==> 04-26: inputs <==
==> flow/design.v (excerpt) <==
module day12_top #(
    parameter MAX_REGION_W = 64,
    parameter MAX_REGION_H = 64
) (
    input  wire clk,
    input  wire rst_n,
    input  wire in_valid,
    input  wire [31:0] in_data,
    output wire in_ready,
    output wire out_valid,
    output wire [31:0] out_data,
    input  wire out_ready
);
clock: 16.8 ns
lec_check: 0
abc_area: 1
cap_margin: 20
cell_pad_in_sites_global_placement: 1
core_margin: 7
core_utilization: 40
cts_cluster_size: 81
gpl_routability_driven: 0
gpl_timing_driven: 0
min_routing_layer: met1
setup_slack_margin: -0.31
slew_margin: 25
run.sh (not shown) runs the stock make flow with config.mk's settings and CLKGATE_MAP_FILE=.
==> 03-06 (differences from 04-26) <==
==> flow/config.mk (replaced) <==
export PLATFORM = sky130hd
export DESIGN_NAME = day12_top
export DESIGN_NICKNAME = day12_top
export VERILOG_FILES = /design/flow/design.v
export SDC_FILE = /design/flow/constraint.sdc
export NUM_CORES = 4
export LEC_CHECK = 0
export ABC_AREA = 0
export CAP_MARGIN = 20
export CORE_ASPECT_RATIO = 0.69
export CORE_MARGIN = 2
export CORE_UTILIZATION = 66
export CTS_CLUSTER_DIAMETER = 91
export GPL_ROUTABILITY_DRIVEN = 1
export MAX_ROUTING_LAYER = met4
export SETUP_SLACK_MARGIN = 0.65
export SLEW_MARGIN = 20
==> flow/constraint.sdc (replaced) <==
create_clock -name core_clock -period 5.1 [get_ports {clk}]
set_input_delay 1.0200 -clock core_clock [delete_from_list [all_inputs] [get_ports {clk}]]
set_output_delay 1.0200 -clock core_clock [all_outputs]
set_load 0.01 [all_outputs]
==> 05-15 (differences from 04-26) <==
==> flow/config.mk (replaced) <==
export PLATFORM = sky130hd
export DESIGN_NAME = day12_top
export DESIGN_NICKNAME = day12_top
export VERILOG_FILES = /design/flow/design.v
export SDC_FILE = /design/flow/constraint.sdc
export NUM_CORES = 4
export LEC_CHECK = 0
export CAP_MARGIN = 20
export CORE_MARGIN = 2
export CORE_UTILIZATION = 72
export CTS_CLUSTER_SIZE = 87
export HOLD_SLACK_MARGIN = -0.06
export PLACE_DENSITY = 0.79
export SLEW_MARGIN = 30
==> flow/constraint.sdc (replaced) <==
create_clock -name core_clock -period 8.99 [get_ports {clk}]
set_input_delay 1.7980 -clock core_clock [delete_from_list [all_inputs] [get_ports {clk}]]
set_output_delay 1.7980 -clock core_clock [all_outputs]
set_load 0.01 [all_outputs]
==> comparison <==
03-06 finished but failed the layout checks on setup timing. 04-26 produced a clean layout. 05-15 reached the layout checks and failed them: setup timing. Synthesized cell count is the same in 05-15 and 03-06. Total power: 03-06 > 05-15 > 04-26. Between 04-26 and 05-15, the lower critical path depth is in 05-15 (gap 2). Core utilization: 04-26 < 03-06 < 05-15. Against 04-26, the final area of 05-15 is larger by 2.4%. Sequential power, lowest first: 04-26, 05-15, 03-06.
==> figures <==
quantity                                                                               03-06                       05-15       04-26
Run status                                                        complete, but fails checks  complete, but fails checks  no timing/DRC/antenna violations
Layout check failures                                                           setup timing                setup timing           -
Launch point of the critical path                                                 in_data[2]                  in_data[5]  in_data[2]
Setup bufs post-CTS                                                                       27                          18           0
Via/cell ratio                                                                         5.638                       5.928       4.761
Most Crowded Layer GR                                                                   met1                        met2        met2
Power share of the sequential group                                                    0.090                       0.093       0.107
Relative area of clock buffers and inverters in the final design                     0.01828                     0.01944     0.02362
Chip area line of the yosys report                                                38690 um^2                  38690 um^2  40740 um^2
Adder share                                                                           0.4392                      0.4392      0.4168
Worst hold slack after final layout                                                0.4522 ns                   0.4541 ns   0.4411 ns
Fraction of area in registers                                                         0.1103                      0.1156      0.1184
Standby leakage power                                                               24.12 nW                    22.86 nW    25.26 nW
R2r setup slk                                                                       -6.86 ns                    -3.27 ns     3.64 ns

* * *

==> build 50: inputs <==
==> flow/design.v <==
`timescale 1ns / 1ps
module accelerator (
    input  wire clk,
    input  wire rst_n,
    input  wire in_valid,
    input  wire [31:0] in_data,
    output wire in_ready,
    output wire out_valid,
    output wire [31:0] out_data,
    input  wire out_ready
);
parameter MAX_SHAPES = 8;
parameter MAX_REGION_W = 64;
parameter MAX_REGION_H = 64;
parameter MAX_SHAPE_CELLS = 16;
function integer clog2;
    input integer value;
    integer v;
    begin
        v = value - 1;
        for (clog2 = 0; v > 0; clog2 = clog2 + 1)
            v = v >> 1;
    end
endfunction
localparam integer SHAPE_IDX_W = clog2(MAX_SHAPES + 1);
localparam ST_IDLE        = 3'd0;
localparam ST_LOAD_SHAPES = 3'd1;
localparam ST_LOAD_REGION = 3'd2;
localparam ST_OUTPUT      = 3'd3;
reg [2:0] state;
reg [15:0] num_shapes;
reg [15:0] num_regions;
reg [15:0] regions_seen;
reg [31:0] regions_that_fit;
reg [7:0] shape_num_cells [0:MAX_SHAPES-1];
reg [SHAPE_IDX_W-1:0] shape_idx;
reg [1:0] shape_substate;  
reg [7:0] cells_remaining;
reg [15:0] region_w;
reg [15:0] region_h;
reg [7:0] region_q [0:MAX_SHAPES-1];
reg [1:0] region_substate;  
integer i;
wire accept = in_valid && in_ready;
wire shape_loading_done = (shape_idx >= num_shapes);
wire region_loading_done = (regions_seen >= num_regions);
assign in_ready =
    (state == ST_IDLE)        ? 1'b1 :
    (state == ST_LOAD_SHAPES) ? !shape_loading_done :
    (state == ST_LOAD_REGION) ? !region_loading_done :
    1'b0;  
assign out_valid = (state == ST_OUTPUT);
assign out_data  = regions_that_fit;
always @(posedge clk) begin
    if (!rst_n) begin
        state <= ST_IDLE;
        num_shapes <= 16'd0;
        num_regions <= 16'd0;
        regions_seen <= 16'd0;
        regions_that_fit <= 32'd0;
        shape_idx <= {SHAPE_IDX_W{1'b0}};
        shape_substate <= 2'd0;
        cells_remaining <= 8'd0;
        region_substate <= 2'd0;
        region_w <= 16'd0;
        region_h <= 16'd0;
        for (i = 0; i < MAX_SHAPES; i = i + 1) begin
            shape_num_cells[i] <= 8'd0;
            region_q[i] <= 8'd0;
        end
    end else begin
        case (state)
            ST_IDLE: begin
                if (accept) begin
                    num_shapes <= (in_data[15:0] > MAX_SHAPES) ? MAX_SHAPES : in_data[15:0];
                    num_regions <= in_data[31:16];
                    regions_seen <= 16'd0;
                    regions_that_fit <= 32'd0;
                    shape_idx <= {SHAPE_IDX_W{1'b0}};
                    shape_substate <= 2'd0;
                    cells_remaining <= 8'd0;
                    region_substate <= 2'd0;
                    state <= ST_LOAD_SHAPES;
                end
            end
            ST_LOAD_SHAPES: begin
                if (shape_idx >= num_shapes) begin
                    region_substate <= 2'd0;
                    state <= ST_LOAD_REGION;
                end else if (accept) begin
                    case (shape_substate)
                        2'd0: begin
                            shape_num_cells[shape_idx] <= in_data[23:16];
                            cells_remaining <= in_data[23:16];
                            if (in_data[23:16] == 0) begin
                                shape_idx <= shape_idx + 1'b1;
                                shape_substate <= 2'd0;
                            end else begin
                                shape_substate <= 2'd1;
                            end
                        end
                        2'd1: begin
                            if (cells_remaining <= 8'd4) begin
                                cells_remaining <= 8'd0;
                                shape_idx <= shape_idx + 1'b1;
                                shape_substate <= 2'd0;
                            end else begin
                                cells_remaining <= cells_remaining - 8'd4;
                                shape_substate <= 2'd1;
                            end
                        end
                        default: shape_substate <= 2'd0;
                    endcase
                end
            end
            ST_LOAD_REGION: begin
                if (regions_seen >= num_regions) begin
                    state <= ST_OUTPUT;
                end else if (accept) begin
                    case (region_substate)
                        2'd0: begin
                            region_w <= in_data[15:0];
                            region_h <= in_data[31:16];
                            for (i = 0; i < MAX_SHAPES; i = i + 1) begin
                                region_q[i] <= 8'd0;
                            end
                            region_substate <= 2'd1;
                        end
                        2'd1: begin
                            region_q[0] <= in_data[7:0];
                            if (MAX_SHAPES > 1) region_q[1] <= in_data[15:8];
                            if (MAX_SHAPES > 2) region_q[2] <= in_data[23:16];
                            if (MAX_SHAPES > 3) region_q[3] <= in_data[31:24];
                            region_substate <= 2'd2;
                        end
                        2'd2: begin
                            if (MAX_SHAPES > 4) region_q[4] <= in_data[7:0];
                            if (MAX_SHAPES > 5) region_q[5] <= in_data[15:8];
                            if (MAX_SHAPES > 6) region_q[6] <= in_data[23:16];
                            if (MAX_SHAPES > 7) region_q[7] <= in_data[31:24];
                            begin : area_calc_block
                                reg [31:0] ra;
                                reg [31:0] ta;
                                integer k;
                                ra = region_w * region_h;
                                ta = 32'd0;
                                for (k = 0; (k < MAX_SHAPES) && (k < 4); k = k + 1) begin
                                    ta = ta + (shape_num_cells[k] * region_q[k]);
                                end
                                if (MAX_SHAPES > 4) ta = ta + (shape_num_cells[4] * in_data[7:0]);
                                if (MAX_SHAPES > 5) ta = ta + (shape_num_cells[5] * in_data[15:8]);
                                if (MAX_SHAPES > 6) ta = ta + (shape_num_cells[6] * in_data[23:16]);
                                if (MAX_SHAPES > 7) ta = ta + (shape_num_cells[7] * in_data[31:24]);
                                if (ta <= ra) begin
                                    regions_that_fit <= regions_that_fit + 1'b1;
                                end
                            end
                            regions_seen <= regions_seen + 1'b1;
                            region_substate <= 2'd0;
                        end
                        default: region_substate <= 2'd0;
                    endcase
                end
            end
            ST_OUTPUT: begin
                if (out_valid && out_ready) begin
                    state <= ST_IDLE;
                end
            end
            default: state <= ST_IDLE;
        endcase
    end
end
endmodule
`timescale 1ns / 1ps
module day12_top #(
    parameter MAX_REGION_W = 64,
    parameter MAX_REGION_H = 64
) (
    input  wire clk,
    input  wire rst_n,
    input  wire in_valid,
    input  wire [31:0] in_data,
    output wire in_ready,
    output wire out_valid,
    output wire [31:0] out_data,
    input  wire out_ready
);
accelerator #(
    .MAX_REGION_W(MAX_REGION_W),
    .MAX_REGION_H(MAX_REGION_H)
) accel (
    .clk(clk),
    .rst_n(rst_n),
    .in_valid(in_valid),
    .in_data(in_data),
    .in_ready(in_ready),
    .out_valid(out_valid),
    .out_data(out_data),
    .out_ready(out_ready)
);
endmodule
==> flow/run.sh <==
#!/bin/bash
# the make line also repeats each setting of config.mk as NAME=value (left out here)
make -C /OpenROAD-flow-scripts/flow DESIGN_CONFIG=/design/flow/config.mk WORK_HOME=/design/flow/orfs CLKGATE_MAP_FILE= finish
==> flow/config.mk <==
export PLATFORM = sky130hd
export DESIGN_NAME = day12_top
export DESIGN_NICKNAME = day12_top
export VERILOG_FILES = /design/flow/design.v
export SDC_FILE = /design/flow/constraint.sdc
export NUM_CORES = 4
export LEC_CHECK = 0
export ABC_AREA = 1
export CAP_MARGIN = 20
export CORE_MARGIN = 2
export CORE_UTILIZATION = 72
export CTS_CLUSTER_DIAMETER = 364
export CTS_CLUSTER_SIZE = 14
export PLACE_DENSITY_LB_ADDON = 0.2
export SETUP_SLACK_MARGIN = -0.18
export SLEW_MARGIN = 20
==> flow/constraint.sdc <==
create_clock -name core_clock -period 8.63 [get_ports {clk}]
set_input_delay 1.7260 -clock core_clock [delete_from_list [all_inputs] [get_ports {clk}]]
set_output_delay 1.7260 -clock core_clock [all_outputs]
set_load 0.01 [all_outputs]
==> build 84: changes against build 50 <==
CORE_MARGIN = 9   (was 2)
CORE_UTILIZATION = 57   (was 72)
CTS_CLUSTER_DIAMETER = not set   (was 364)
CTS_CLUSTER_SIZE = not set   (was 14)
PLACE_DENSITY_LB_ADDON = not set   (was 0.2)
SETUP_SLACK_MARGIN = not set   (was -0.18)
SLEW_MARGIN = 35   (was 20)
TNS_END_PERCENT = 80   (was not set)
==> flow/constraint.sdc (replaced) <==
create_clock -name core_clock -period 14.5 [get_ports {clk}]
set_input_delay 2.9000 -clock core_clock [delete_from_list [all_inputs] [get_ports {clk}]]
set_output_delay 2.9000 -clock core_clock [all_outputs]
set_load 0.01 [all_outputs]
==> results <==
Result of the run: build 84 finished clean; build 50 failed layout checks
Reasons for failing layout checks: build 84 -; build 50 setup timing
Fraction of power consumed by sequential logic: build 84 0.120; build 50 0.089
Clock transition at the registers of the reported paths: build 84 0.06 ns; build 50 0.07 ns
Via count of the first global-routing pass: build 84 33,200; build 50 38,400
Power of the combinational group: build 84 4.46 mW; build 50 11.3 mW
Number of DRC markers in iteration 0: build 84 1,982; build 50 2,960
Met1 global-route usage: build 84 0.357; build 50 0.480
Grt met2 use: build 84 0.455; build 50 0.681
Relative slew slack: build 84 0.362; build 50 0.240
Worst Skew: build 84 0.0314 ns; build 50 0.0225 ns
Endpoint of the lowest-slack register-to-register path: build 84 accel.regions_that_fit[20]; build 50 accel.regions_that_fit[10]
Hold Worst Slack: build 84 0.445 ns; build 50 0.455 ns
Tap cell count: build 84 940; build 50 756
Combinational share of power: build 84 0.748; build 50 0.844
Transition at the pin with the smallest max-transition slack: build 84 0.951 ns; build 50 1.14 ns
OpenROAD warning count: build 84 29; build 50 30
Sum of internal, switching and leakage power: build 84 5.96 mW; build 50 13.4 mW
Power figures rest on the tool's default switching activity, not on a simulated workload.
